**flow/constraint.sdc**
```tcl
create_clock -name core_clock -period 6.98 [get_ports {clk}]
set_input_delay 1.3960 -clock core_clock [delete_from_list [all_inputs] [get_ports {clk}]]
set_output_delay 1.3960 -clock core_clock [all_outputs]
set_load 0.01 [all_outputs]
```
**flow/run.sh**
```bash
#!/bin/bash
# the make line also repeats each setting of config.mk as NAME=value (left out here)
make -C /OpenROAD-flow-scripts/flow DESIGN_CONFIG=/design/flow/config.mk WORK_HOME=/design/flow/orfs CLKGATE_MAP_FILE= finish
```
**flow/design.v**
```verilog
module Control(
    input  [5:0] opcode,
    output reg RegDst, Branch, MemRead, MemtoReg,
    output reg [1:0] ALUOp,
    output reg MemWrite, ALUSrc, RegWrite
);
    always @(*) begin
        case (opcode)
            6'b000000: begin  
                RegDst   = 1;
                ALUSrc   = 0;
                MemtoReg = 0;
                RegWrite = 1;
                MemRead  = 0;
                MemWrite = 0;
                Branch   = 0;
                ALUOp    = 2'b10;
            end
            6'b100011: begin  
                RegDst   = 0;
                ALUSrc   = 1;
                MemtoReg = 1;
                RegWrite = 1;
                MemRead  = 1;
                MemWrite = 0;
                Branch   = 0;
                ALUOp    = 2'b00;
            end
            6'b101011: begin  
                RegDst   = 0;
                ALUSrc   = 1;
                MemtoReg = 0;
                RegWrite = 0;
                MemRead  = 0;
                MemWrite = 1;
                Branch   = 0;
                ALUOp    = 2'b00;
            end
            6'b000100: begin  
                RegDst   = 0;
                ALUSrc   = 0;
                MemtoReg = 0;
                RegWrite = 0;
                MemRead  = 0;
                MemWrite = 0;
                Branch   = 1;
                ALUOp    = 2'b01;
            end
            default: begin
                RegDst   = 0;
                ALUSrc   = 0;
                MemtoReg = 0;
                RegWrite = 0;
                MemRead  = 0;
                MemWrite = 0;
                Branch   = 0;
                ALUOp    = 2'b00;
            end
        endcase
    end
endmodule
module ALUControl(
    input  [1:0] ALUOp,
    input  [5:0] funct,
    output reg [3:0] ALUControl
);
    always @(*) begin
        casex ({ALUOp, funct})
            8'b10_100000: ALUControl = 4'b0010;  
            8'b10_100010: ALUControl = 4'b0110;  
            8'b10_100100: ALUControl = 4'b0000;  
            8'b10_100101: ALUControl = 4'b0001;  
            8'b10_101010: ALUControl = 4'b0111;  
            8'b00_xxxxxx: ALUControl = 4'b0010;  
            8'b01_xxxxxx: ALUControl = 4'b0110;  
            default:      ALUControl = 4'b0000;
        endcase
    end
endmodule
module ALU(
    input  [31:0] A,
    input  [31:0] B,
    input  [3:0]  ALUControl,
    output reg [31:0] Result,
    output Zero
);
    assign Zero = (Result == 0);
    always @(*) begin
        case (ALUControl)
            4'b0010: Result = A + B;            
            4'b0110: Result = A - B;            
            4'b0000: Result = A & B;            
            4'b0001: Result = A | B;            
            4'b0111: Result = (A < B) ? 1 : 0;  
            default: Result = 0;
        endcase
    end
endmodule
`timescale 1ns / 1ps
module Get_Instruction(
    input  [31:0] instruction,
    output [5:0] opcode,
    output reg [4:0] rs,
    output reg [4:0] rt,
    output reg [4:0] rd,
    output reg [4:0] shamt,
    output reg [5:0] funct,
    output reg [15:0] immediate,
    output reg isRtype,
    output reg isItype
);
assign opcode = instruction[31:26];
always @(*) begin
    if (opcode == 6'b000000) begin 
        isRtype   = 1'b1;
        isItype   = 1'b0;
        rs        = instruction[25:21];
        rt        = instruction[20:16];
        rd        = instruction[15:11];
        shamt     = instruction[10:6];
        funct     = instruction[5:0];
        immediate = 16'b0;
    end else begin
        isRtype   = 1'b0;
        isItype   = 1'b1;
        rs        = instruction[25:21];
        rt        = instruction[20:16];
        immediate = instruction[15:0];
        rd        = 5'b0;
        shamt     = 5'b0;
        funct     = 6'b0;
    end
end
endmodule 
`timescale 1ns / 1ps
module getoperands(
    output [31:0] operand1,
    output [31:0] operand2,
    input  [4:0] rs,
    input  [4:0] rt,
    input  [4:0] rd,
    input  [31:0] write_data,
    input  RegDst,
    input  RegWrite,
    input  ALUSrc,           
    input  clk
);
    reg [31:0] registers [0:31];
    wire [4:0] write_reg = (RegDst == 1) ? rd : rt;
    assign operand1 = (rs == 5'd0) ? 32'd0 : registers[rs];
    assign operand2 = (ALUSrc == 1) ? 32'd0 : ((rt == 5'd0) ? 32'd0 : registers[rt]);
    always @(posedge clk) begin
        if (RegWrite && write_reg != 5'd0)
            registers[write_reg] <= write_data;
    end
endmodule
module branch_datapath (
    input  wire [31:0] PC,
    input  wire [31:0] reg1,
    input  wire [31:0] reg2,
    input  wire [15:0] imm,
    input  wire        Branch,
    output wire [31:0] nextPC,
    output wire        Zero,
    output wire        BranchTaken
);
    wire [31:0] PC_plus4;
    wire [31:0] imm_ext;
    wire [31:0] imm_shift;
    wire [31:0] branch_addr;
    wire [31:0] alu_result;
    assign PC_plus4   = PC + 32'd4;
    assign imm_ext    = {{16{imm[15]}}, imm};
    assign imm_shift  = imm_ext << 2;
    assign branch_addr = PC_plus4 + imm_shift;
    assign alu_result = reg1 - reg2;
    assign Zero       = (alu_result == 32'd0);
    assign BranchTaken = Branch & Zero;
    assign nextPC     = BranchTaken ? branch_addr : PC_plus4;
endmodule
module mips_core (
    input  wire        clk,
    input  wire        reset,
    output wire [31:0] imem_addr,
    input  wire [31:0] imem_data,
    output wire [31:0] dmem_addr,
    output wire [31:0] dmem_wdata,
    output wire        dmem_we,
    output wire        dmem_re,
    input  wire [31:0] dmem_rdata
);
    reg  [31:0] PC;
    wire [31:0] nextPC;
    wire [5:0]  opcode, funct;
    wire [4:0]  rs, rt, rd, shamt;
    wire [15:0] immediate;
    wire        isRtype, isItype;
    wire RegDst, Branch, MemRead, MemtoReg, MemWrite, ALUSrc, RegWrite;
    wire [1:0]  ALUOp;
    wire [3:0]  ALUCtl;
    wire [31:0] reg1, reg2, alu_b, alu_result, write_back;
    wire        alu_zero, br_zero, br_taken;
    always @(posedge clk or posedge reset) begin
        if (reset)
            PC <= 32'b0;
        else
            PC <= nextPC;
    end
    assign imem_addr = PC;
    Get_Instruction GI (
        .instruction(imem_data),
        .opcode(opcode),
        .rs(rs),
        .rt(rt),
        .rd(rd),
        .shamt(shamt),
        .funct(funct),
        .immediate(immediate),
        .isRtype(isRtype),
        .isItype(isItype)
    );
    Control CTRL (
        .opcode(opcode),
        .RegDst(RegDst),
        .Branch(Branch),
        .MemRead(MemRead),
        .MemtoReg(MemtoReg),
        .ALUOp(ALUOp),
        .MemWrite(MemWrite),
        .ALUSrc(ALUSrc),
        .RegWrite(RegWrite)
    );
    ALUControl ALUCTRL (
        .ALUOp(ALUOp),
        .funct(funct),
        .ALUControl(ALUCtl)
    );
    getoperands RF (
        .operand1(reg1),
        .operand2(reg2),
        .rs(rs),
        .rt(rt),
        .rd(rd),
        .write_data(write_back),
        .RegDst(RegDst),
        .RegWrite(RegWrite),
        .ALUSrc(1'b0),
        .clk(clk)
    );
    assign alu_b = ALUSrc ? {{16{immediate[15]}}, immediate} : reg2;
    ALU ALU0 (
        .A(reg1),
        .B(alu_b),
        .ALUControl(ALUCtl),
        .Result(alu_result),
        .Zero(alu_zero)
    );
    branch_datapath BD (
        .PC(PC),
        .reg1(reg1),
        .reg2(reg2),
        .imm(immediate),
        .Branch(Branch),
        .nextPC(nextPC),
        .Zero(br_zero),
        .BranchTaken(br_taken)
    );
    assign dmem_addr  = alu_result;
    assign dmem_wdata = reg2;
    assign dmem_we    = MemWrite;
    assign dmem_re    = MemRead;
    assign write_back = MemtoReg ? dmem_rdata : alu_result;
endmodule
```
**flow/config.mk**
```make
export PLATFORM = sky130hd
export DESIGN_NAME = mips_core
export DESIGN_NICKNAME = mips_core
export VERILOG_FILES = /design/flow/design.v
export SDC_FILE = /design/flow/constraint.sdc
export NUM_CORES = 4
export LEC_CHECK = 0
export CAP_MARGIN = 20
export CORE_MARGIN = 2
export CORE_UTILIZATION = 70
export CTS_CLUSTER_SIZE = 58
export SETUP_SLACK_MARGIN = -0.27
export SLEW_MARGIN = 20
```
==> flow.log, run 1 <==
[report] extracting results
[metrics] final weighted congestion of routability-driven global placement: 1.006
[metrics] placed wire-length estimate after detailed placement: 142,700 µm
[metrics] number of synthesized register bits: 1,054
[metrics] cell at the root of the clock tree: sky130_fd_sc_hd__clkbuf_16
[metrics] leading cell type by number of instances after synthesis: sky130_fd_sc_hd__edfxtp_1
[metrics] sequential fraction of the synthesis area: 0.5478
[metrics] post-synthesis share of cell area spent on full adders, half adders and majority gates: 0.03564
[metrics] effective utilization at floorplan: 0.7037
[metrics] number of buffers inserted for hold repair after clock tree synthesis: 0
[metrics] top cell types by occurrence after synthesis: sky130_fd_sc_hd__edfxtp_1, sky130_fd_sc_hd__mux4_2, sky130_fd_sc_hd__nor2_1
[metrics] Clock Tree Buf Depth: 3
[metrics] core region area: 81,720 µm²
[metrics] floorplan die width: 290.6 µm
[metrics] post-synthesis instance total: 3,592
[metrics] clk sink count: 1,054
[metrics] combined global-route utilization of all metal layers: 0.8673
[metrics] MUX area fraction: 0.2591
[metrics] post-synthesis share of cell area spent on and-or and or-and gates: 0.06236
[metrics] placed cell areas: 66,270 µm²
[metrics] Die Size: 84,460 µm²
[metrics] run status: aborted with a tool error
[metrics] tool error: [ERROR GRT-0232] Routing congestion too high. Check the congestion heatmap in the GUI.
[metrics] dominant combinational cell family by area after synthesis: multiplexers
[metrics] Inserted Clock Buffers: 102
[metrics] Vert. Die Dim: 290.6 µm
[metrics] IO buf count: 161
[metrics] number of warnings reported in the yosys synthesis log: 6
[metrics] Synth async-reset ratio: 0.02846
[metrics] Max-area cell share: 0.5347
[metrics] cell type with the largest total area after synthesis: sky130_fd_sc_hd__edfxtp_1
[metrics] cell types with the largest area share after synthesis: sky130_fd_sc_hd__edfxtp_1, sky130_fd_sc_hd__mux4_2, sky130_fd_sc_hd__ha_1, sky130_fd_sc_hd__dfrtp_1, sky130_fd_sc_hd__a21oi_1
[metrics] overflow left after global routing: 290
[metrics] # H-tree levels: 3
[metrics] boundary pin count: 164
[metrics] post-synth design cell area: 57,510 µm²
[metrics] Cell Type Count: 80
[metrics] xor/xnor share of the synthesized area: 0.01064
[metrics] Exit stage: 5_1_grt
[metrics] Mapped Avg Cell Area: 16.01 µm²
[metrics] cell count in the Yosys report: 3,592
[metrics] Basic Gates by Area: 0.05774
[metrics] count of library flops with an enable pin: 1,024
[metrics] standard-cell row count: 105
[metrics] leading register cell type out of synthesis: sky130_fd_sc_hd__edfxtp_1
[metrics] synthesis area per yosys: 57,510 µm²
==> per-stage QoR <==
stage | worst slack [ns] | utilization | std cells
detailed placement | -1.604 | 0.8110 | 5289
floorplan | -0.8907 | - | 3625
global placement | -1.546 | 0.8107 | 5288
CTS | -0.7105 | 0.8715 | 5544
==> layer usage <==
metal	global-route usage	overflow
met2	0.9540	120
met4	0.8390	111
met1	0.8669	31
met5	0.5967	3
met3	0.8077	25
==> repair_timing <==
action / in CTS
resized: 294
endpoints found under the setup margin: 58
pin swaps: 107
setup buffers: 65
gates cloned: 13
==> run 2, diff against run 1 <==
- ABC_AREA: default -> 1
- CELL_PAD_IN_SITES_DETAIL_PLACEMENT: default -> 1
- CORE_UTILIZATION: 70 -> 29
- CTS_CLUSTER_DIAMETER: default -> 350
- CTS_CLUSTER_SIZE: 58 -> default
- HOLD_SLACK_MARGIN: default -> 0.04
- MAX_ROUTING_LAYER: default -> met5
- SETUP_SLACK_MARGIN: -0.27 -> default
- TNS_END_PERCENT: default -> 25
- clock period: 6.98 -> 15.2 ns (I/O delays scaled with it)
==> run 2 against run 1 <==
- the run now finishes clean
- die area increased to 2.5 times the previous value
- synthesized area grew 5.3%
- synthesized cell count is 89% higher
==> flow.log, run 2 <==
[flow] collecting metrics
[metrics] clock skew after layout: 0.1017 ns
[metrics] category of the critical setup timing path: in -> out
[metrics] WP depth: 21
[metrics] final cell utilization of the core: 0.3332
[metrics] final total negative setup slack: 0 ns
[metrics] maximum number of pins on one net before global-route repair: 221
[metrics] cell count in the Yosys report: 6,789
[metrics] number of vias per cell after detailed routing: 6.068
[metrics] end point of the critical path: dmem_addr[29]
[metrics] Max stage delay cell, worst path: sky130_fd_sc_hd__buf_4
[metrics] Max Clock Freq: 74.16 MHz
[metrics] post-synthesis share of cell area spent on and-or and or-and gates: 0.2056
[metrics] antenna violation net count after detailed routing: 0
[metrics] leading cell type by number of instances after synthesis: sky130_fd_sc_hd__nor2_1
[metrics] worst min path class: reg -> reg
[metrics] leakage power total: 24.21 nW
[metrics] min-delay src: PC[2]
[metrics] buffer count from post-CTS setup fixing: 0
[metrics] antenna violations before repair: 6
[metrics] Net count, final: 6,962
[metrics] post-synthesis instance total: 6,789
[metrics] wire length of the first global-routing pass: 391,600 µm
[metrics] CTS tree: done
[metrics] count of library flops with an enable pin: 1,024
[metrics] Max-Cap Viols: 0
[metrics] worst reg-to-reg path cell count: 25
[metrics] Crit path buffers/inverters: 6
[metrics] Hold Vio Cnt, Final: 0
[metrics] worst path cell trace: buf_8 > buf_4 > buf_4 > o21ai_0 > a21oi_1 > a21oi_1 > o21ai_0 > nand2_1 > o211ai_1 > inv_1 > ha_1 > nor2_1 > inv_1 > nor4_1 > nand3_1 > o21ai_0 > nand3_1 > nand3_1 > nand3_1 > o2111ai_1 > clkdlybuf4s50_1
[metrics] Inserted Clock Buffers: 115
[metrics] MUX area fraction: 0
[metrics] data arrival time of the critical path: 10.44 ns
[metrics] effective utilization at floorplan: 0.2920
[metrics] data required time at the worst endpoint: 12.16 ns
[metrics] sequential power: 0.00358 W
[metrics] via count of the first global-routing pass: 59,300
[metrics] leading register cell type out of synthesis: sky130_fd_sc_hd__edfxtp_1
[metrics] Clock Tree Buf Depth: 3
[metrics] drt wl/cell: 28.26 µm
[metrics] tool warnings: 118
[metrics] sequential fraction of the synthesis area: 0.5204
[metrics] Storage cell area: 31,500 µm²
[metrics] cell class contributing the biggest share of worst-path delay: buffers and inverters
[metrics] max_slew headroom: 0.1572
[metrics] VDD IR max: 97.58 µV
[metrics] Basic Gates by Area: 0.1743
[metrics] Clock power frac: 0.338
[metrics] Power Total: 0.008618 W
[metrics] routed vias: 58,380
[metrics] floorplan die width: 460.9 µm
[metrics] Reg power frac: 0.416
[metrics] worst-case register-to-register setup slack: 8.53 ns
[metrics] period utilization: 0.8871
[metrics] placed wire-length estimate after detailed placement: 165,000 µm
[metrics] synthesis area per yosys: 60,530 µm²
[metrics] combined area of the multi-input logic cells: 25,950 µm²
[metrics] Final Critical Period: 13.48 ns
[metrics] filler cell count: 24,070
[metrics] xor/xnor share of the synthesized area: 0.007668
[metrics] number of warnings reported in the yosys synthesis log: 6
[metrics] top cell types by occurrence after synthesis: sky130_fd_sc_hd__nor2_1, sky130_fd_sc_hd__o21ai_0, sky130_fd_sc_hd__edfxtp_1
[metrics] worst reg2reg startpoint: RF.registers[27][0]
[metrics] setup repair after global routing missed its margin: no
[metrics] final number of setup-violating endpoints: 0
[metrics] cell at the root of the clock tree: sky130_fd_sc_hd__clkbuf_16
[metrics] Mapped Avg Cell Area: 8.916 µm²
[metrics] launching instance or port of the critical path: imem_data[21]
[metrics] cell types with the largest area share after synthesis: sky130_fd_sc_hd__edfxtp_1, sky130_fd_sc_hd__o21ai_0, sky130_fd_sc_hd__nor2_1, sky130_fd_sc_hd__o221ai_1, sky130_fd_sc_hd__nand2_1
[metrics] IO buf count: 161
[metrics] final wirelength: 271,900 µm
[metrics] Residual DRC: 0
[metrics] number of synthesized register bits: 1,054
[metrics] Synth async-reset ratio: 0.02846
[metrics] Clk. pwr: 0.00292 W
[metrics] overflow left after global routing: 0
[metrics] combined global-route utilization of all metal layers: 0.2464
[metrics] final weighted congestion of routability-driven global placement: 0.9629
[metrics] number of buffers inserted for hold repair after clock tree synthesis: 0
[metrics] Max-area cell share: 0.5080
[metrics] cell internal pwr: 0.005766 W
[metrics] dominant combinational cell family by area after synthesis: AND-OR/OR-AND gates
[metrics] Die Size: 212,400 µm²
[metrics] post-synthesis share of cell area spent on full adders, half adders and majority gates: 0.03386
[metrics] Resize count post-CTS: 0
[metrics] placed cell areas: 65,170 µm²
[metrics] switching fraction of total power: 0.3310
[metrics] Reg-to-Reg End: RF.registers[19][18]
[metrics] slowest cell delay on critical path: 0.96 ns
[metrics] switching power: 0.002852 W
[metrics] final number of max-transition violations: 0
[metrics] standard-cell row count: 167
[metrics] post-synth design cell area: 60,530 µm²
[metrics] type of destination of the critical path: output pin
[metrics] Vert. Die Dim: 460.9 µm
[metrics] post-synthesis to final-layout area growth: 14.09%
[metrics] run status: finished clean
[metrics] post-route cell area: 69,060 µm²
[metrics] worst hold path depth: 3
[metrics] transition at the pin with the smallest max-transition slack: 1.264 ns
[metrics] power density over the cells: 124.8 nW/µm²
[metrics] boundary pin count: 164
[metrics] combinational power: 0.00212 W
[metrics] critical path fanouts, max: 98
[metrics] leading power group: sequential cells
[metrics] final non-filler cell total: 9,621
[metrics] clock-pin transition on the worst setup and hold timing paths: 0.06 ns
[metrics] drt initial violations: 7,969
[metrics] Hold Path Sink: PC[2]
[metrics] Clock Latency Late Sink: 0.79 ns
[metrics] core region area: 207,300 µm²
[metrics] cell total after placement: 9,404
[metrics] # H-tree levels: 3
[metrics] power share of the combinational group: 0.246
[metrics] type of origin of the critical path: input port
[metrics] cell type with the largest total area after synthesis: sky130_fd_sc_hd__edfxtp_1
[metrics] Cell Type Count: 62
[metrics] router iterations before antenna repair: 6
[metrics] crit-path most repeated cell: sky130_fd_sc_hd__nand3_1
[metrics] clk sink count: 1,054
## run 2: per-layer routing
| metal | track usage | up-vias | wire, µm |
|---|---|---|---|
| met4 | 0.1324 | 4 | 16010 |
| met3 | 0.05714 | 987 | 32550 |
| met2 | 0.3885 | 3949 | 120500 |
| li1 | - | 24350 | - |
| met5 | 0 | - | 27 |
| met1 | 0.3123 | 29090 | 102700 |
## run 2: per-stage QoR
step,setup slack (ns),hold slack (ns)
floorplan,4.939,0.6175
global placement,1.896,0.5994
detailed placement,1.935,0.6177
CTS,1.919,0.6702
global route,1.494,0.7166
finish,1.716,0.6707
## run 2: final cells by class
cell class                      instances  share of cell area
Inverter                              417             0.02332
Multi-Input combinational cell       4861              0.3757
Sequential cell                      1054              0.4561
Clock buffer                          143             0.04381
Timing Repair Buffer                  285             0.03861
Tap cell                             2788             0.05051
Clock inverter                         70             0.01183
Antenna cell                            3           0.0001087
==> run 3, diff against run 2 <==
- ABC_AREA: 1 -> default
- CELL_PAD_IN_SITES_DETAIL_PLACEMENT: 1 -> default
- CORE_ASPECT_RATIO: default -> 0.55
- CORE_UTILIZATION: 29 -> 72
- CTS_CLUSTER_DIAMETER: 350 -> default
- CTS_CLUSTER_SIZE: default -> 52
- HOLD_SLACK_MARGIN: 0.04 -> default
- MAX_ROUTING_LAYER: met5 -> default
- PLACE_DENSITY_LB_ADDON: default -> 0.04
- SETUP_SLACK_MARGIN: default -> 0.41
- TNS_END_PERCENT: 25 -> default
- clock period: 15.2 -> 7.82 ns (I/O delays scaled with it)
==> run 3 against run 2 <==
- the flow now stops in 5_1_grt
- die area fell by 61%
- synthesized area fell by 5.0%
- synthesized cell count fell by 47%
==> flow.log, run 3 <==
[report] extracting results
[metrics] Synth async-reset ratio: 0.02846
[metrics] Clock Tree Buf Depth: 3
[metrics] top cell types by occurrence after synthesis: sky130_fd_sc_hd__edfxtp_1, sky130_fd_sc_hd__mux4_2, sky130_fd_sc_hd__nor2_1
[metrics] Die Size: 82,250 µm²
[metrics] placed wire-length estimate after detailed placement: 150,400 µm
[metrics] Exit stage: 5_1_grt
[metrics] core region area: 78,640 µm²
[metrics] post-synthesis share of cell area spent on full adders, half adders and majority gates: 0.03564
[metrics] Mapped Avg Cell Area: 16.01 µm²
[metrics] tool error: [ERROR GRT-0116] Global routing finished with congestion. Check the congestion regions in the DRC Viewer.
[metrics] xor/xnor share of the synthesized area: 0.01064
[metrics] worst slack, placed: -1.215 ns
[metrics] cell at the root of the clock tree: sky130_fd_sc_hd__clkbuf_16
[metrics] Max-area cell share: 0.5347
[metrics] boundary pin count: 164
[metrics] # H-tree levels: 3
[metrics] count of library flops with an enable pin: 1,024
[metrics] synthesis area per yosys: 57,510 µm²
[metrics] floorplan die width: 385.1 µm
[metrics] placed cell areas: 64,940 µm²
[metrics] IO buf count: 161
[metrics] number of warnings reported in the yosys synthesis log: 6
[metrics] Vert. Die Dim: 213.6 µm
[metrics] MUX area fraction: 0.2591
[metrics] post-synthesis instance total: 3,592
[metrics] effective utilization at floorplan: 0.7313
[metrics] standard-cell row count: 76
[metrics] combined global-route utilization of all metal layers: 0.8199
[metrics] post-synth design cell area: 57,510 µm²
[metrics] final weighted congestion of routability-driven global placement: 1.067
[metrics] overflow left after global routing: 2,516
[metrics] Basic Gates by Area: 0.05774
[metrics] cell types with the largest area share after synthesis: sky130_fd_sc_hd__edfxtp_1, sky130_fd_sc_hd__mux4_2, sky130_fd_sc_hd__ha_1, sky130_fd_sc_hd__dfrtp_1, sky130_fd_sc_hd__a21oi_1
[metrics] dominant combinational cell family by area after synthesis: multiplexers
[metrics] cell type with the largest total area after synthesis: sky130_fd_sc_hd__edfxtp_1
[metrics] run status: aborted with a tool error
[metrics] sequential fraction of the synthesis area: 0.5478
[metrics] post-synthesis share of cell area spent on and-or and or-and gates: 0.06236
[metrics] Inserted Clock Buffers: 92
[metrics] cell count in the Yosys report: 3,592
[metrics] Cell Type Count: 80
[metrics] leading register cell type out of synthesis: sky130_fd_sc_hd__edfxtp_1
[metrics] leading cell type by number of instances after synthesis: sky130_fd_sc_hd__edfxtp_1
[metrics] number of buffers inserted for hold repair after clock tree synthesis: 0
[metrics] number of synthesized register bits: 1,054
[metrics] clk sink count: 1,054
[run 3: layer usage]
| layer | GRT usage | overflow |
|---|---|---|
| met1 | 0.8695 | 732 |
| met2 | 0.9378 | 738 |
| met3 | 0.7288 | 654 |
| met5 | 0.4965 | 75 |
| met4 | 0.6806 | 317 |
[run 3: timing repair]
action / CTS
pin swaps: 110
gates cloned: 10
setup buffers: 80
resized: 316
endpoints found under the setup margin: 93
[run 3: metrics by stage]
stage	cells	utilization	hold slack (ns)
3_3_place_gp	5151	0.8257	0.5998
3_5_place_dp	5152	0.8258	0.6266
4_1_cts	5409	0.8861	0.6670
2_1_floorplan	3625	-	0.6296
==> run 4, diff against run 3 <==
- CORE_ASPECT_RATIO: 0.55 -> default
- CORE_UTILIZATION: 72 -> 45
- CTS_CLUSTER_SIZE: 52 -> default
- PLACE_DENSITY: default -> 0.6
- PLACE_DENSITY_LB_ADDON: 0.04 -> default
- SETUP_SLACK_MARGIN: 0.41 -> default
- clock period: 7.82 -> 7.74 ns (I/O delays scaled with it)
==> run 4 against run 3 <==
- now fails the layout checks on negative setup slack
- synthesized cell count did not move
- synthesized area did not move
- die area rose by 59%
==> flow.log, run 4 <==
[flow] collecting metrics
[metrics] run status: failed layout checks
[metrics] layout violations: negative setup slack
[metrics] drt initial violations: 4,948
[metrics] Die Size: 130,700 µm²
[metrics] antenna violations before repair: 5
[metrics] Hold Vio Cnt, Final: 0
[metrics] sequential fraction of the synthesis area: 0.5478
[metrics] GRT met1 Usage: 0.4325
[metrics] crit-path most repeated cell: sky130_fd_sc_hd__a21oi_2
[metrics] final number of setup-violating endpoints: 12
[metrics] final total negative setup slack: -2.064 ns
[metrics] Reg power frac: 0.413
[metrics] smallest hold slack: 0.6037 ns
[metrics] VDD IR max: 209.6 µV
[metrics] Max-area cell share: 0.5347
[metrics] antenna violation net count after detailed routing: 0
[metrics] Vert. Die Dim: 361.5 µm
[metrics] cell type with the largest total area after synthesis: sky130_fd_sc_hd__edfxtp_1
[metrics] WP depth: 24
[metrics] core region area: 127,200 µm²
[metrics] worst reg2reg startpoint: RF.registers[22][0]
[metrics] combinational power: 0.00455 W
[metrics] end point of the critical path: dmem_addr[0]
[metrics] dominant combinational cell family by area after synthesis: multiplexers
[metrics] most used routing layer: met2
[metrics] floorplan die width: 361.5 µm
[metrics] count of library flops with an enable pin: 1,024
[metrics] CTS tree: done
[metrics] post-synthesis share of cell area spent on full adders, half adders and majority gates: 0.03564
[metrics] tool warnings: 97
[metrics] placed wire-length estimate after detailed placement: 130,600 µm
[metrics] final weighted congestion of routability-driven global placement: 0.9265
[metrics] cell internal pwr: 0.01200 W
[metrics] effective utilization at floorplan: 0.4521
[metrics] clk sink count: 1,054
[metrics] switching fraction of total power: 0.2912
[metrics] Hold Path Sink: PC[31]
[metrics] Cell Type Count: 80
[metrics] met2 capacity usage during global routing: 0.4529
[metrics] Basic Gates by Area: 0.05774
[metrics] worst hold path depth: 2
[metrics] Final Critical Period: 8.055 ns
[metrics] post-synth design cell area: 57,510 µm²
[metrics] drt wl/cell: 31.63 µm
[metrics] clock skew after layout: 0.06952 ns
[metrics] switching power: 0.004930 W
[metrics] post-synthesis share of cell area spent on and-or and or-and gates: 0.06236
[metrics] worst path cell trace: buf_16 > mux4_2 > mux4_2 > mux2i_1 > nor2_2 > nand2_1 > nand2_2 > ha_4 > fa_2 > o21bai_1 > a21o_1 > a21oi_2 > o21ai_2 > a41oi_2 > o211ai_1 > a311o_1 > a21oi_2 > buf_4 > o31ai_4 > a21oi_2 > o31a_1 > nor3b_2 > o21ai_1 > buf_2
[metrics] Max-Cap Viols: 0
[metrics] slowest cell delay on critical path: 0.51 ns
[metrics] worst reg-to-reg path cell count: 29
[metrics] post-synthesis to final-layout area growth: 25.49%
[metrics] leading register cell type out of synthesis: sky130_fd_sc_hd__edfxtp_1
[metrics] routed vias: 39,000
[metrics] Residual DRC: 0
[metrics] Clock Latency Late Sink: 0.75 ns
[metrics] combined area of the multi-input logic cells: 25,750 µm²
[metrics] final cell utilization of the core: 0.5674
[metrics] overflow left after global routing: 0
[metrics] standard-cell row count: 131
[metrics] transition at the pin with the smallest max-transition slack: 1.175 ns
[metrics] xor/xnor share of the synthesized area: 0.01064
[metrics] period utilization: 1.041
[metrics] sequential power: 0.00700 W
[metrics] fin worst setup slack: -0.3151 ns
[metrics] Storage cell area: 31,500 µm²
[metrics] Inserted Clock Buffers: 110
[metrics] number of synthesized register bits: 1,054
[metrics] maximum number of pins on one net before global-route repair: 47
[metrics] max_slew headroom: 0.2146
[metrics] cell types with the largest area share after synthesis: sky130_fd_sc_hd__edfxtp_1, sky130_fd_sc_hd__mux4_2, sky130_fd_sc_hd__ha_1, sky130_fd_sc_hd__dfrtp_1, sky130_fd_sc_hd__a21oi_1
[metrics] min-delay src: PC[31]
[metrics] type of origin of the critical path: input port
[metrics] post-synthesis instance total: 3,592
[metrics] Mapped Avg Cell Area: 16.01 µm²
[metrics] boundary pin count: 164
[metrics] Clock power frac: 0.318
[metrics] leading cell type by number of instances after synthesis: sky130_fd_sc_hd__edfxtp_1
[metrics] launching instance or port of the critical path: imem_data[16]
[metrics] data required time at the worst endpoint: 6.19 ns
[metrics] critical path fanouts, max: 5
[metrics] clock-pin transition on the worst setup and hold timing paths: 0.06 ns
[metrics] power density over the cells: 234.6 nW/µm²
[metrics] data arrival time of the critical path: 6.51 ns
[metrics] worst min path class: reg -> reg
[metrics] leading power group: sequential cells
[metrics] Net count, final: 4,616
[metrics] cell count in the Yosys report: 3,592
[metrics] Max Clock Freq: 124.1 MHz
[metrics] filler cell count: 9,933
[metrics] Reg-to-Reg End: RF.registers[3][26]
[metrics] MUX area fraction: 0.2591
[metrics] IO buf count: 161
[metrics] Clock Tree Buf Depth: 3
[metrics] Crit path buffers/inverters: 3
[metrics] category of the critical setup timing path: in -> out
[metrics] number of warnings reported in the yosys synthesis log: 6
[metrics] combined global-route utilization of all metal layers: 0.2972
[metrics] # H-tree levels: 3
[metrics] Synth async-reset ratio: 0.02846
[metrics] met3 capacity usage during global routing: 0.06703
[metrics] number of buffers inserted for hold repair after clock tree synthesis: 0
[metrics] cell class contributing the biggest share of worst-path delay: AND-OR/OR-AND gates
[metrics] top cell types by occurrence after synthesis: sky130_fd_sc_hd__edfxtp_1, sky130_fd_sc_hd__mux4_2, sky130_fd_sc_hd__nor2_1
[metrics] Max stage delay cell, worst path: sky130_fd_sc_hd__mux4_2
[metrics] synthesis area per yosys: 57,510 µm²
[metrics] number of vias per cell after detailed routing: 6.345
[metrics] power share of the combinational group: 0.269
[metrics] via count of the first global-routing pass: 38,390
[metrics] leakage power total: 25.78 nW
[metrics] wire length of the first global-routing pass: 276,700 µm
[metrics] type of destination of the critical path: output pin
[metrics] router iterations before antenna repair: 5
[metrics] setup repair after global routing missed its margin: yes
[metrics] final wirelength: 194,400 µm
[metrics] worst-case register-to-register setup slack: 1.61 ns
[metrics] final number of max-transition violations: 0
[metrics] cell at the root of the clock tree: sky130_fd_sc_hd__clkbuf_16
[metrics] Clk. pwr: 0.00538 W
[run 4: layer usage]
layer,vias to the layer above,share of wire
met2,2140,0.45
met1,20320,0.41
li1,16270,-
met5,-,0.00021
met3,268,0.11
met4,6,0.026
[run 4: stage by stage]
stage | instance area (µm²) | std cells | total power [W] | setup slack, ns
2_1_floorplan | 58190 | 3625 | 0.009305 | -0.4347
3_3_place_gp | 66670 | 5854 | 0.01130 | -1.454
3_5_place_dp | 66760 | 5858 | 0.01133 | -1.523
4_1_cts | 71660 | 6124 | 0.01683 | -0.2456
5_1_grt | 72150 | 6143 | 0.01751 | -0.4565
6_report | 72160 | 6147 | 0.01693 | -0.3151
[run 4: area by class of cell]
cell class,count,area share
Multi-Input combinational cell,2181,0.3568
Antenna cell,4,0.0001387
Clock buffer,127,0.03962
Clock inverter,78,0.01141
Tap cell,1662,0.02882
Inverter,157,0.008201
Timing Repair Buffer,884,0.1185
Sequential cell,1054,0.4365
[run 4: what timing repair did]
item                                   in CTS  in global routing
setup buffers                              58                 22
endpoints found under the hold margin       0                  0
resized                                   218                 89
pin swaps                                  89                 79
setup endpoints to repair                  27                 25
cloned                                      6                  1
==> run 5, diff against run 4 <==
- CORE_UTILIZATION: 45 -> 69
- CTS_CLUSTER_SIZE: default -> 14
- HOLD_SLACK_MARGIN: default -> 0.24
- PLACE_DENSITY: 0.6 -> 0.67
- SETUP_SLACK_MARGIN: default -> 1.03
- clock period: 7.74 -> 7.79 ns (I/O delays scaled with it)
==> run 5 against run 4 <==
- the run now fails in 5_1_grt
- die area down 34%
- synthesized cell count unchanged
- synthesized area unchanged
==> flow.log, run 5 <==
[report] extracting results
[metrics] Vert. Die Dim: 292.7 µm
[metrics] effective utilization at floorplan: 0.6992
[metrics] placed cell areas: 65,610 µm²
[metrics] cell at the root of the clock tree: sky130_fd_sc_hd__clkbuf_16
[metrics] leading register cell type out of synthesis: sky130_fd_sc_hd__edfxtp_1
[metrics] placed wire-length estimate after detailed placement: 140,500 µm
[metrics] Basic Gates by Area: 0.05774
[metrics] dominant combinational cell family by area after synthesis: multiplexers
[metrics] cell type with the largest total area after synthesis: sky130_fd_sc_hd__edfxtp_1
[metrics] core region area: 82,240 µm²
[metrics] overflow left after global routing: 414
[metrics] run status: aborted with a tool error
[metrics] post-synthesis instance total: 3,592
[metrics] cell types with the largest area share after synthesis: sky130_fd_sc_hd__edfxtp_1, sky130_fd_sc_hd__mux4_2, sky130_fd_sc_hd__ha_1, sky130_fd_sc_hd__dfrtp_1, sky130_fd_sc_hd__a21oi_1
[metrics] cell total after placement: 5,225
[metrics] post-synthesis share of cell area spent on and-or and or-and gates: 0.06236
[metrics] Inserted Clock Buffers: 103
[metrics] number of warnings reported in the yosys synthesis log: 6
[metrics] Exit stage: 5_1_grt
[metrics] boundary pin count: 164
[metrics] tool error: [ERROR GRT-0232] Routing congestion too high. Check the congestion heatmap in the GUI.
[metrics] IO buf count: 161
[metrics] Mapped Avg Cell Area: 16.01 µm²
[metrics] sequential fraction of the synthesis area: 0.5478
[metrics] cell count in the Yosys report: 3,592
[metrics] Max-area cell share: 0.5347
[metrics] final weighted congestion of routability-driven global placement: 1.028
[metrics] post-synthesis share of cell area spent on full adders, half adders and majority gates: 0.03564
[metrics] leading cell type by number of instances after synthesis: sky130_fd_sc_hd__edfxtp_1
[metrics] xor/xnor share of the synthesized area: 0.01064
[metrics] MUX area fraction: 0.2591
[metrics] floorplan die width: 292.7 µm
[metrics] Clock Tree Buf Depth: 3
[metrics] post-synth design cell area: 57,510 µm²
[metrics] number of synthesized register bits: 1,054
[metrics] worst slack, placed: -1.161 ns
[metrics] synthesis area per yosys: 57,510 µm²
[metrics] Cell Type Count: 80
[metrics] # H-tree levels: 3
[metrics] Die Size: 85,670 µm²
[metrics] top cell types by occurrence after synthesis: sky130_fd_sc_hd__edfxtp_1, sky130_fd_sc_hd__mux4_2, sky130_fd_sc_hd__nor2_1
[metrics] Synth async-reset ratio: 0.02846
[metrics] count of library flops with an enable pin: 1,024
[metrics] standard-cell row count: 105
[metrics] combined global-route utilization of all metal layers: 0.8345
[metrics] clk sink count: 1,054
[metrics] number of buffers inserted for hold repair after clock tree synthesis: 0
-- run 5: what timing repair did --
| action | 4_1_cts |
|---|---|
| cloned | 16 |
| pin swaps | 151 |
| setup endpoints to repair | 446 |
| resized | 376 |
| setup buffers | 93 |
-- run 5: routing by layer --
layer | track usage | GRT overflow
met1 | 0.8294 | 43
met2 | 0.9451 | 192
met3 | 0.7561 | 30
met4 | 0.8096 | 145
met5 | 0.5031 | 4
-- run 5: stage by stage --
stage	setup TNS, ns	util
floorplan	-2.630	-
global placement	-15.32	0.7963
detailed placement	-33.20	0.7978
CTS	-2.324	0.8647
==> run 6, diff against run 5 <==
- CORE_ASPECT_RATIO: default -> 0.72
- CORE_UTILIZATION: 69 -> 65
- CTS_CLUSTER_SIZE: 14 -> 57
- HOLD_SLACK_MARGIN: 0.24 -> default
- PLACE_DENSITY: 0.67 -> default
- PLACE_DENSITY_LB_ADDON: default -> 0.04
- SETUP_SLACK_MARGIN: 1.03 -> -0.51
- SLEW_MARGIN: 20 -> 35
- clock period: 7.79 -> 5.48 ns (I/O delays scaled with it)
==> run 6 against run 5 <==
- now fails the layout checks on negative setup slack
- synthesized area is the same
- synthesized cell count did not move
- die area is 6.1% higher
==> flow.log, run 6 <==
[flow] collecting metrics
[metrics] xor/xnor share of the synthesized area: 0.01064
[metrics] final weighted congestion of routability-driven global placement: 1.006
[metrics] post-synthesis to final-layout area growth: 28.53%
[metrics] Clock Tree Buf Depth: 3
[metrics] placed cell areas: 67,080 µm²
[metrics] end point of the critical path: dmem_addr[0]
[metrics] maximum number of pins on one net before global-route repair: 56
[metrics] number of warnings reported in the yosys synthesis log: 6
[metrics] post-synth design cell area: 57,510 µm²
[metrics] clock skew after layout: 0.1115 ns
[metrics] final number of setup-violating endpoints: 885
[metrics] met2 capacity usage during global routing: 0.7681
[metrics] synthesis area per yosys: 57,510 µm²
[metrics] Final Critical Period: 7.517 ns
[metrics] sequential power: 0.00990 W
[metrics] post-synthesis instance total: 3,592
[metrics] tool warnings: 98
[metrics] Residual DRC: 0
[metrics] run status: failed layout checks
[metrics] sequential fraction of the synthesis area: 0.5478
[metrics] slowest cell delay on critical path: 0.52 ns
[metrics] leading cell type by number of instances after synthesis: sky130_fd_sc_hd__edfxtp_1
[metrics] final cell utilization of the core: 0.8438
[metrics] GRT met1 Usage: 0.6286
[metrics] Basic Gates by Area: 0.05774
[metrics] Vert. Die Dim: 256.4 µm
[metrics] final number of max-transition violations: 0
[metrics] post-synthesis share of cell area spent on full adders, half adders and majority gates: 0.03564
[metrics] power density over the cells: 345.7 nW/µm²
[metrics] cell type with the largest total area after synthesis: sky130_fd_sc_hd__edfxtp_1
[metrics] routed vias: 48,380
[metrics] switching fraction of total power: 0.3343
[metrics] top cell types by occurrence after synthesis: sky130_fd_sc_hd__edfxtp_1, sky130_fd_sc_hd__mux4_2, sky130_fd_sc_hd__nor2_1
[metrics] worst reg2reg startpoint: RF.registers[3][2]
[metrics] Reg-to-Reg End: PC[22]
[metrics] launching instance or port of the critical path: imem_data[16]
[metrics] combinational power: 0.00780 W
[metrics] placed wire-length estimate after detailed placement: 131,400 µm
[metrics] power share of the combinational group: 0.305
[metrics] fin worst setup slack: -2.037 ns
[metrics] Synth async-reset ratio: 0.02846
[metrics] data arrival time of the critical path: 6.42 ns
[metrics] Net count, final: 4,781
[metrics] router iterations before antenna repair: 22
[metrics] IO buf count: 161
[metrics] wire length of the first global-routing pass: 347,500 µm
[metrics] number of vias per cell after detailed routing: 8.306
[metrics] crit-path most repeated cell: sky130_fd_sc_hd__a21oi_2
[metrics] worst min path class: reg -> reg
[metrics] clock-pin transition on the worst setup and hold timing paths: 0.06 ns
[metrics] critical path fanouts, max: 5
[metrics] antenna violation net count after detailed routing: 0
[metrics] number of buffers inserted for hold repair after clock tree synthesis: 0
[metrics] filler cell count: 3,715
[metrics] leading power group: sequential cells
[metrics] data required time at the worst endpoint: 4.38 ns
[metrics] core region area: 87,600 µm²
[metrics] worst hold path depth: 2
[metrics] Max-area cell share: 0.5347
[metrics] cell types with the largest area share after synthesis: sky130_fd_sc_hd__edfxtp_1, sky130_fd_sc_hd__mux4_2, sky130_fd_sc_hd__ha_1, sky130_fd_sc_hd__dfrtp_1, sky130_fd_sc_hd__a21oi_1
[metrics] Hold Path Sink: PC[31]
[metrics] Clock Latency Late Sink: 0.80 ns
[metrics] type of destination of the critical path: output pin
[metrics] boundary pin count: 164
[metrics] switching power: 0.008544 W
[metrics] drt initial violations: 11,250
[metrics] WP depth: 25
[metrics] # H-tree levels: 3
[metrics] count of library flops with an enable pin: 1,024
[metrics] cell class contributing the biggest share of worst-path delay: AND-OR/OR-AND gates
[metrics] antenna violations before repair: 24
[metrics] most used routing layer: met2
[metrics] category of the critical setup timing path: in -> out
[metrics] Die Size: 90,900 µm²
[metrics] worst reg-to-reg path cell count: 22
[metrics] floorplan die width: 354.5 µm
[metrics] VDD IR max: 488.8 µV
[metrics] post-synthesis share of cell area spent on and-or and or-and gates: 0.06236
[metrics] leakage power total: 26.94 nW
[metrics] Reg power frac: 0.387
[metrics] transition at the pin with the smallest max-transition slack: 1.316 ns
[metrics] final non-filler cell total: 5,824
[metrics] overflow left after global routing: 0
[metrics] dominant combinational cell family by area after synthesis: multiplexers
[metrics] setup repair after global routing missed its margin: yes
[metrics] max_slew headroom: 0.1197
[metrics] combined global-route utilization of all metal layers: 0.5478
[metrics] Max-Cap Viols: 0
[metrics] met3 capacity usage during global routing: 0.2900
[metrics] clk sink count: 1,054
[metrics] drt wl/cell: 45.53 µm
[metrics] number of synthesized register bits: 1,054
[metrics] effective utilization at floorplan: 0.6565
[metrics] Clock power frac: 0.308
[metrics] Crit path buffers/inverters: 6
[metrics] cell internal pwr: 0.01701 W
[metrics] final wirelength: 265,200 µm
[metrics] MUX area fraction: 0.2591
[metrics] Clk. pwr: 0.00786 W
[metrics] type of origin of the critical path: input port
[metrics] leading register cell type out of synthesis: sky130_fd_sc_hd__edfxtp_1
[metrics] Mapped Avg Cell Area: 16.01 µm²
[metrics] min-delay src: PC[31]
[metrics] post-route cell area: 73,910 µm²
[metrics] worst-case register-to-register setup slack: -0.65 ns
[metrics] layout violations: negative setup slack
[metrics] Hold Vio Cnt, Final: 0
[metrics] standard-cell row count: 92
[metrics] Max stage delay cell, worst path: sky130_fd_sc_hd__mux2i_4
[metrics] Cell Type Count: 80
[metrics] CTS tree: done
[metrics] cell total after placement: 5,490
[metrics] Inserted Clock Buffers: 98
[metrics] cell at the root of the clock tree: sky130_fd_sc_hd__clkbuf_16
[metrics] Max Clock Freq: 133.0 MHz
[metrics] cell count in the Yosys report: 3,592
[metrics] via count of the first global-routing pass: 47,170
[metrics] period utilization: 1.372
-- run 6: per-stage QoR --
| stage | power (W) | worst slack, ns | TNS (ns) | hold WS, ns |
|---|---|---|---|---|
| detailed placement | 0.01631 | -2.468 | -1256.82 | 0.6183 |
| CTS | 0.02412 | -1.683 | -243.87 | 0.6302 |
| floorplan | 0.01314 | -1.744 | -986.67 | 0.6296 |
| finish | 0.02555 | -2.037 | -506.64 | 0.6193 |
| global route | 0.02566 | -2.008 | -518.42 | 0.6625 |
| global placement | 0.01608 | -2.427 | -1177.34 | 0.5935 |
-- run 6: timing repair --
action	4_1_cts	5_1_grt
resized	383	141
endpoints found under the hold margin	0	0
pin swaps	125	105
gates cloned	25	3
setup endpoints to repair	573	756
setup buffers	90	40
-- run 6: area by class of cell --
class | instances | area [µm²] | share of cell area
tap | 1175 | 1470 | 0.01989
clock inverter | 70 | 814.5 | 0.01102
antenna | 17 | 42.54 | 0.0005755
timing repair buffer | 1055 | 10430 | 0.1411
clock buffer | 109 | 2494 | 0.03374
multi-input combinational | 2187 | 26570 | 0.3595
inverter | 157 | 594.3 | 0.008041
sequential | 1054 | 31500 | 0.4262
-- run 6: layer usage --
metal  wire length [µm]  share of wire
met1              72230           0.27
met2             107400           0.40
met3              52870           0.20
met4              31630           0.12
met5               1079         0.0041
==> run 7, diff against run 6 <==
- CORE_ASPECT_RATIO: 0.72 -> default
- CORE_MARGIN: 2 -> 6
- CORE_UTILIZATION: 65 -> 57
- CTS_CLUSTER_SIZE: 57 -> default
- GPL_ROUTABILITY_DRIVEN: default -> 0
- GPL_TIMING_DRIVEN: default -> 1
- MIN_ROUTING_LAYER: default -> met1
- PLACE_DENSITY_LB_ADDON: 0.04 -> 0.05
- SETUP_SLACK_MARGIN: -0.51 -> 1.4
- SLEW_MARGIN: 35 -> 20
- TNS_END_PERCENT: default -> 90
- clock period: 5.48 -> 5.52 ns (I/O delays scaled with it)
==> run 7 against run 6 <==
- still fails the layout checks on negative setup slack
- sequential share of layout area shrank 0.89 points
- clock power is 6.9% lower
- power down 3.4%
- register-to-register slack gained 0.27 ns
- critical endpoint is now dmem_addr[26]
- largest power group unchanged
- highest routed layer unchanged
==> flow.log, run 7 <==
[flow] collecting metrics
[metrics] clock skew after layout: 0.02521 ns
[metrics] worst reg2reg startpoint: RF.registers[31][0]
[metrics] tool warnings: 96
[metrics] combined area of the multi-input logic cells: 26,430 µm²
[metrics] effective utilization at floorplan: 0.5801
[metrics] router iterations before antenna repair: 7
[metrics] antenna violation net count after detailed routing: 0
[metrics] data required time at the worst endpoint: 4.42 ns
[metrics] core region area: 99,140 µm²
[metrics] cell type with the largest total area after synthesis: sky130_fd_sc_hd__edfxtp_1
[metrics] Crit path buffers/inverters: 7
[metrics] cell internal pwr: 0.01738 W
[metrics] final number of setup-violating endpoints: 734
[metrics] maximum number of pins on one net before global-route repair: 44
[metrics] Die Size: 108,700 µm²
[metrics] transition at the pin with the smallest max-transition slack: 1.034 ns
[metrics] IO buf count: 161
[metrics] setup repair after global routing missed its margin: yes
[metrics] met3 capacity usage during global routing: 0.09501
[metrics] Clock Latency Late Sink: 0.72 ns
[metrics] min-delay src: PC[31]
[metrics] post-synthesis share of cell area spent on and-or and or-and gates: 0.06236
[metrics] Final Critical Period: 7.177 ns
[metrics] CTS tree: done
[metrics] standard-cell row count: 115
[metrics] routed vias: 42,190
[metrics] Residual DRC: 0
[metrics] MUX area fraction: 0.2591
[metrics] final non-filler cell total: 6,045
[metrics] worst reg-to-reg path cell count: 25
[metrics] power density over the cells: 326.9 nW/µm²
[metrics] data arrival time of the critical path: 6.07 ns
[metrics] Cell Type Count: 80
[metrics] cell class contributing the biggest share of worst-path delay: AND-OR/OR-AND gates
[metrics] Vert. Die Dim: 329.6 µm
[metrics] dominant combinational cell family by area after synthesis: multiplexers
[metrics] drt wl/cell: 34.17 µm
[metrics] met2 capacity usage during global routing: 0.5666
[metrics] clock-pin transition on the worst setup and hold timing paths: 0.06 ns
[metrics] placed wire-length estimate after detailed placement: 131,300 µm
[metrics] filler cell count: 5,560
[metrics] Max stage delay cell, worst path: sky130_fd_sc_hd__mux4_2
[metrics] end point of the critical path: dmem_addr[26]
[metrics] cell types with the largest area share after synthesis: sky130_fd_sc_hd__edfxtp_1, sky130_fd_sc_hd__mux4_2, sky130_fd_sc_hd__ha_1, sky130_fd_sc_hd__dfrtp_1, sky130_fd_sc_hd__a21oi_1
[metrics] slowest cell delay on critical path: 0.51 ns
[metrics] most used routing layer: met2
[metrics] fin worst setup slack: -1.657 ns
[metrics] Max-Cap Viols: 0
[metrics] run status: failed layout checks
[metrics] switching fraction of total power: 0.2958
[metrics] leading register cell type out of synthesis: sky130_fd_sc_hd__edfxtp_1
[metrics] period utilization: 1.300
[metrics] clk sink count: 1,054
[metrics] switching power: 0.007299 W
[metrics] Storage cell area: 31,500 µm²
[metrics] top cell types by occurrence after synthesis: sky130_fd_sc_hd__edfxtp_1, sky130_fd_sc_hd__mux4_2, sky130_fd_sc_hd__nor2_1
[metrics] Max-area cell share: 0.5347
[metrics] Reg-to-Reg End: RF.registers[9][30]
[metrics] max_slew headroom: 0.3082
[metrics] smallest hold slack: 0.6489 ns
[metrics] final cell utilization of the core: 0.7615
[metrics] Reg power frac: 0.397
[metrics] worst min path class: reg -> reg
[metrics] post-synthesis share of cell area spent on full adders, half adders and majority gates: 0.03564
[metrics] wire length of the first global-routing pass: 287,100 µm
[metrics] leading cell type by number of instances after synthesis: sky130_fd_sc_hd__edfxtp_1
[metrics] number of warnings reported in the yosys synthesis log: 6
[metrics] boundary pin count: 164
[metrics] layout violations: negative setup slack
[metrics] sequential fraction of the synthesis area: 0.5478
[metrics] # H-tree levels: 3
[metrics] Net count, final: 4,896
[metrics] category of the critical setup timing path: in -> out
[metrics] crit-path most repeated cell: sky130_fd_sc_hd__a21oi_2
[metrics] number of synthesized register bits: 1,054
[metrics] post-synthesis instance total: 3,592
[metrics] Clock power frac: 0.297
[metrics] worst-case register-to-register setup slack: -0.38 ns
[metrics] overflow left after global routing: 0
[metrics] floorplan die width: 329.6 µm
[metrics] post-synth design cell area: 57,510 µm²
[metrics] Clk. pwr: 0.00732 W
[metrics] placed cell areas: 68,040 µm²
[metrics] final number of max-transition violations: 0
[metrics] GRT met1 Usage: 0.4860
[metrics] synthesis area per yosys: 57,510 µm²
[metrics] Inserted Clock Buffers: 106
[metrics] Basic Gates by Area: 0.05774
[metrics] combinational power: 0.00756 W
[metrics] Clock Tree Buf Depth: 3
[metrics] type of destination of the critical path: output pin
[metrics] via count of the first global-routing pass: 41,810
[metrics] combined global-route utilization of all metal layers: 0.3643
[metrics] WP depth: 25
[metrics] Hold Path Sink: PC[31]
[metrics] sequential power: 0.00979 W
[metrics] cell count in the Yosys report: 3,592
[metrics] launching instance or port of the critical path: imem_data[16]
[metrics] critical path fanouts, max: 8
[metrics] final wirelength: 206,500 µm
[metrics] Mapped Avg Cell Area: 16.01 µm²
[metrics] Synth async-reset ratio: 0.02846
[metrics] power share of the combinational group: 0.306
[metrics] Max Clock Freq: 139.3 MHz
[metrics] cell total after placement: 5,651
[metrics] Hold Vio Cnt, Final: 0
[metrics] number of vias per cell after detailed routing: 6.979
[metrics] leading power group: sequential cells
[metrics] count of library flops with an enable pin: 1,024
[metrics] xor/xnor share of the synthesized area: 0.01064
[metrics] leakage power total: 27.70 nW
[metrics] cell at the root of the clock tree: sky130_fd_sc_hd__clkbuf_16
[metrics] type of origin of the critical path: input port
[metrics] VDD IR max: 351.3 µV
[metrics] post-route cell area: 75,490 µm²
[metrics] antenna violations before repair: 7
[metrics] post-synthesis to final-layout area growth: 31.28%
[metrics] worst hold path depth: 2
[metrics] drt initial violations: 5,957
-- run 7: metrics by stage --
stage	TNS [ns]	total power (W)	worst slack (ns)
floorplan	-905.19	0.01309	-1.720
global placement	-1069.39	0.01618	-2.245
detailed placement	-1141.16	0.01637	-2.303
CTS	-254.79	0.02393	-1.539
global route	-424.90	0.02537	-1.777
finish	-353.67	0.02468	-1.657
-- run 7: timing repair --
| action | in CTS | in global routing |
|---|---|---|
| pin swaps | 111 | 119 |
| hold buffers | 0 | 0 |
| endpoints found under the hold margin | 0 | 0 |
| setup buffers | 71 | 99 |
| gates cloned | 12 | 14 |
| resized | 318 | 228 |
| endpoints found under the setup margin | 1119 | 1157 |
-- run 7: area by class of cell --
cell class / count / share of cell area
Multi-Input combinational cell: 2183 / 0.3501
Tap cell: 1287 / 0.02133
Clock inverter: 69 / 0.009894
Timing Repair Buffer: 1166 / 0.1574
Sequential cell: 1054 / 0.4173
Antenna cell: 1 / 0.00003315
Clock buffer: 128 / 0.03623
Inverter: 157 / 0.007806
-- run 7: routing by layer --
layer / share of wire / wire (µm) / vias to the layer above
li1: - / - / 16870
met2: 0.46 / 94250 / 3352
met5: 0.000063 / 13 / -
met4: 0.069 / 14290 / 2
met1: 0.34 / 69940 / 21220
met3: 0.14 / 28040 / 749
==> run 8, diff against run 7 <==
- ABC_AREA: default -> 1
- CAP_MARGIN: 20 -> 40
- CELL_PAD_IN_SITES_DETAIL_PLACEMENT: default -> 2
- CELL_PAD_IN_SITES_GLOBAL_PLACEMENT: default -> 2
- CORE_MARGIN: 6 -> 8
- CORE_UTILIZATION: 57 -> 68
- CTS_CLUSTER_DIAMETER: default -> 330
- GPL_ROUTABILITY_DRIVEN: 0 -> 1
- GPL_TIMING_DRIVEN: 1 -> 0
- HOLD_SLACK_MARGIN: default -> 0.25
- PLACE_DENSITY_LB_ADDON: 0.05 -> 0.18
- SETUP_SLACK_MARGIN: 1.4 -> 1.92
- TNS_END_PERCENT: 90 -> 30
- clock period: 5.52 -> 11.0 ns (I/O delays scaled with it)
==> run 8 against run 7 <==
- the run now fails in 3_1_place_gp_skip_io
- synthesized cell count grew 89%
- die area shrank 9.1%
- synthesized area grew 5.3%
==> flow.log, run 8 <==
[report] extracting results
[metrics] run status: aborted with a tool error
[metrics] Exit stage: 3_1_place_gp_skip_io
[metrics] tool error: [ERROR FLW-0024] Place density exceeds 1.0 (current PLACE_DENSITY_LB_ADDON =  0.18). Please check if the value of  PLACE_DENSITY_LB_ADDON is between 0 and 0.99.
[metrics] Basic Gates by Area: 0.1743
[metrics] xor/xnor share of the synthesized area: 0.007668
[metrics] floorplan die width: 314.4 µm
[metrics] top cell types by occurrence after synthesis: sky130_fd_sc_hd__nor2_1, sky130_fd_sc_hd__o21ai_0, sky130_fd_sc_hd__edfxtp_1
[metrics] post-synthesis share of cell area spent on full adders, half adders and majority gates: 0.03386
[metrics] leading register cell type out of synthesis: sky130_fd_sc_hd__edfxtp_1
[metrics] post-synthesis instance total: 6,789
[metrics] number of warnings reported in the yosys synthesis log: 6
[metrics] post-synthesis share of cell area spent on and-or and or-and gates: 0.2056
[metrics] Synth async-reset ratio: 0.02846
[metrics] MUX area fraction: 0
[metrics] core region area: 88,370 µm²
[metrics] sequential fraction of the synthesis area: 0.5204
[metrics] count of library flops with an enable pin: 1,024
[metrics] leading cell type by number of instances after synthesis: sky130_fd_sc_hd__nor2_1
[metrics] dominant combinational cell family by area after synthesis: AND-OR/OR-AND gates
[metrics] Die Size: 98,820 µm²
[metrics] Mapped Avg Cell Area: 8.916 µm²
[metrics] post-synth design cell area: 60,530 µm²
[metrics] synthesis area per yosys: 60,530 µm²
[metrics] standard-cell row count: 109
[metrics] Cell Type Count: 62
[metrics] effective utilization at floorplan: 0.6850
[metrics] cell type with the largest total area after synthesis: sky130_fd_sc_hd__edfxtp_1
[metrics] Vert. Die Dim: 314.4 µm
[metrics] cell types with the largest area share after synthesis: sky130_fd_sc_hd__edfxtp_1, sky130_fd_sc_hd__o21ai_0, sky130_fd_sc_hd__nor2_1, sky130_fd_sc_hd__o221ai_1, sky130_fd_sc_hd__nand2_1
[metrics] number of synthesized register bits: 1,054
[metrics] cell count in the Yosys report: 6,789
[metrics] Max-area cell share: 0.5080
==> run 9, diff against run 8 <==
- ABC_AREA: 1 -> default
- CAP_MARGIN: 40 -> 20
- CELL_PAD_IN_SITES_DETAIL_PLACEMENT: 2 -> default
- CELL_PAD_IN_SITES_GLOBAL_PLACEMENT: 2 -> default
- CORE_ASPECT_RATIO: default -> 1.68
- CORE_MARGIN: 8 -> 2
- CORE_UTILIZATION: 68 -> 40
- CTS_CLUSTER_DIAMETER: 330 -> default
- GPL_ROUTABILITY_DRIVEN: 1 -> default
- GPL_TIMING_DRIVEN: 0 -> default
- HOLD_SLACK_MARGIN: 0.25 -> default
- MAX_ROUTING_LAYER: default -> met4
- MIN_ROUTING_LAYER: met1 -> met2
- PLACE_DENSITY_LB_ADDON: 0.18 -> default
- SETUP_SLACK_MARGIN: 1.92 -> default
- TNS_END_PERCENT: 30 -> 15
- clock period: 11.0 -> 10.0 ns (I/O delays scaled with it)
==> run 9 against run 8 <==
- the layout now fails its checks (negative setup slack)
- die area grew 49%
- synthesized area shrank 5.0%
- synthesized cell count shrank 47%
==> flow.log, run 9 <==
[flow] collecting metrics
[metrics] count of library flops with an enable pin: 1,024
[metrics] placed wire-length estimate after detailed placement: 121,900 µm
[metrics] cell count in the Yosys report: 3,592
[metrics] final non-filler cell total: 6,002
[metrics] final number of setup-violating endpoints: 2
[metrics] sequential fraction of the synthesis area: 0.5478
[metrics] combined global-route utilization of all metal layers: 0.4080
[metrics] switching power: 0.003710 W
[metrics] Max-area cell share: 0.5347
[metrics] antenna violation net count after detailed routing: 0
[metrics] cell total after placement: 5,805
[metrics] post-synthesis instance total: 3,592
[metrics] run status: failed layout checks
[metrics] Max stage delay cell, worst path: sky130_fd_sc_hd__mux4_2
[metrics] power share of the combinational group: 0.251
[metrics] setup repair after global routing missed its margin: yes
[metrics] worst reg-to-reg path cell count: 25
[metrics] drt initial violations: 10,380
[metrics] fin worst setup slack: -0.03581 ns
[metrics] drt wl/cell: 32.48 µm
[metrics] maximum number of pins on one net before global-route repair: 75
[metrics] Max Clock Freq: 99.64 MHz
[metrics] final number of max-transition violations: 0
[metrics] sequential power: 0.00542 W
[metrics] post-synth design cell area: 57,510 µm²
[metrics] synthesis area per yosys: 57,510 µm²
[metrics] standard-cell row count: 180
[metrics] post-synthesis share of cell area spent on full adders, half adders and majority gates: 0.03564
[metrics] smallest hold slack: 0.6080 ns
[metrics] number of warnings reported in the yosys synthesis log: 6
[metrics] Reg power frac: 0.440
[metrics] leading power group: sequential cells
[metrics] leading register cell type out of synthesis: sky130_fd_sc_hd__edfxtp_1
[metrics] Reg-to-Reg End: RF.registers[14][0]
[metrics] clk sink count: 1,054
[metrics] cell class contributing the biggest share of worst-path delay: buffers and inverters
[metrics] layout violations: negative setup slack
[metrics] Max-Cap Viols: 0
[metrics] WP depth: 25
[metrics] launching instance or port of the critical path: imem_data[17]
[metrics] final weighted congestion of routability-driven global placement: 1.056
[metrics] type of destination of the critical path: output pin
[metrics] Synth async-reset ratio: 0.02846
[metrics] tool warnings: 97
[metrics] worst-case register-to-register setup slack: 3.22 ns
[metrics] Clock Latency Late Sink: 0.74 ns
[metrics] Crit path buffers/inverters: 12
[metrics] end point of the critical path: dmem_addr[27]
[metrics] leading cell type by number of instances after synthesis: sky130_fd_sc_hd__edfxtp_1
[metrics] Hold Path Sink: PC[31]
[metrics] floorplan die width: 296.5 µm
[metrics] cell type with the largest total area after synthesis: sky130_fd_sc_hd__edfxtp_1
[metrics] power density over the cells: 182.2 nW/µm²
[metrics] worst reg2reg startpoint: RF.registers[11][0]
[metrics] via count of the first global-routing pass: 53,590
[metrics] transition at the pin with the smallest max-transition slack: 1.152 ns
[metrics] Final Critical Period: 10.04 ns
[metrics] slowest cell delay on critical path: 0.49 ns
[metrics] core region area: 143,000 µm²
[metrics] VDD IR max: 134.9 µV
[metrics] number of vias per cell after detailed routing: 8.018
[metrics] Clock Tree Buf Depth: 3
[metrics] Cell Type Count: 80
[metrics] CTS tree: done
[metrics] number of synthesized register bits: 1,054
[metrics] cell internal pwr: 0.008606 W
[metrics] worst min path class: reg -> reg
[metrics] critical path fanouts, max: 40
[metrics] Residual DRC: 0
[metrics] crit-path most repeated cell: sky130_fd_sc_hd__buf_4
[metrics] # H-tree levels: 3
[metrics] effective utilization at floorplan: 0.4021
[metrics] clock-pin transition on the worst setup and hold timing paths: 0.07 ns
[metrics] category of the critical setup timing path: in -> out
[metrics] final wirelength: 194,900 µm
[metrics] overflow left after global routing: 0
[metrics] top cell types by occurrence after synthesis: sky130_fd_sc_hd__edfxtp_1, sky130_fd_sc_hd__mux4_2, sky130_fd_sc_hd__nor2_1
[metrics] antenna violations before repair: 2
[metrics] dominant combinational cell family by area after synthesis: multiplexers
[metrics] wire length of the first global-routing pass: 274,600 µm
[metrics] cell types with the largest area share after synthesis: sky130_fd_sc_hd__edfxtp_1, sky130_fd_sc_hd__mux4_2, sky130_fd_sc_hd__ha_1, sky130_fd_sc_hd__dfrtp_1, sky130_fd_sc_hd__a21oi_1
[metrics] type of origin of the critical path: input port
[metrics] Hold Vio Cnt, Final: 0
[metrics] Vert. Die Dim: 495.5 µm
[metrics] Inserted Clock Buffers: 95
[metrics] Mapped Avg Cell Area: 16.01 µm²
[metrics] filler cell count: 12,190
[metrics] clock skew after layout: 0.05509 ns
[metrics] IO buf count: 161
[metrics] leakage power total: 23.29 nW
[metrics] router iterations before antenna repair: 10
[metrics] min-delay src: PC[31]
[metrics] switching fraction of total power: 0.3012
[metrics] xor/xnor share of the synthesized area: 0.01064
[metrics] post-synthesis share of cell area spent on and-or and or-and gates: 0.06236
[metrics] Net count, final: 4,233
[metrics] worst hold path depth: 2
[metrics] post-synthesis to final-layout area growth: 17.52%
[metrics] routed vias: 48,130
[metrics] MUX area fraction: 0.2591
[metrics] data arrival time of the critical path: 8.04 ns
[metrics] Basic Gates by Area: 0.05774
[metrics] period utilization: 1.004
[metrics] combinational power: 0.00310 W
[metrics] cell at the root of the clock tree: sky130_fd_sc_hd__clkbuf_16
[metrics] boundary pin count: 164
[metrics] Die Size: 146,900 µm²
[metrics] Clock power frac: 0.309
[metrics] data required time at the worst endpoint: 8.00 ns
[metrics] Clk. pwr: 0.00380 W
[metrics] number of buffers inserted for hold repair after clock tree synthesis: 0
[metrics] max_slew headroom: 0.2322
[metrics] final total negative setup slack: -0.07025 ns
-- run 9: timing repair --
| item | CTS | global route |
|---|---|---|
| pin swaps | 6 | 4 |
| endpoints found under the setup margin | 10 | 15 |
| gates cloned | 6 | 0 |
| gates resized | 24 | 23 |
| buffers inserted | 6 | 0 |
-- run 9: metal layers --
metal / GRT usage / vias up / part of all wire
met2: 0.5056 / 14670 / 0.51
met4: 0.08781 / 0 / 0.11
met1: - / 16280 / 0
met3: 0.4757 / 1789 / 0.38
li1: - / 15390 / -
met5: - / - / 0
-- run 9: final cells by class --
| type | instances | area, µm² | share of cell area |
|---|---|---|---|
| Clock inverter | 68 | 691.9 | 0.01024 |
| Multi-Input combinational cell | 2181 | 25020 | 0.3702 |
| Antenna cell | 11 | 27.53 | 0.0004073 |
| Clock buffer | 104 | 2432 | 0.03599 |
| Sequential cell | 1054 | 31500 | 0.4661 |
| Timing Repair Buffer | 516 | 4932 | 0.07298 |
| Tap cell | 1911 | 2391 | 0.03538 |
| Inverter | 157 | 589.3 | 0.008720 |
-- run 9: metrics by stage --
step           total power, W  worst slack [ns]    util  cell area (µm²)
2_1_floorplan        0.007148         -0.005475       -            57650
3_3_place_gp         0.008413           -0.5587  0.4470            63930
3_5_place_dp         0.008435           -0.5944  0.4471            63950
4_1_cts               0.01217          0.005394  0.4716            67440
5_1_grt               0.01269           -0.3114  0.4725            67570
6_report              0.01232          -0.03581  0.4726            67580
Power and IR drop assume default switching activity.
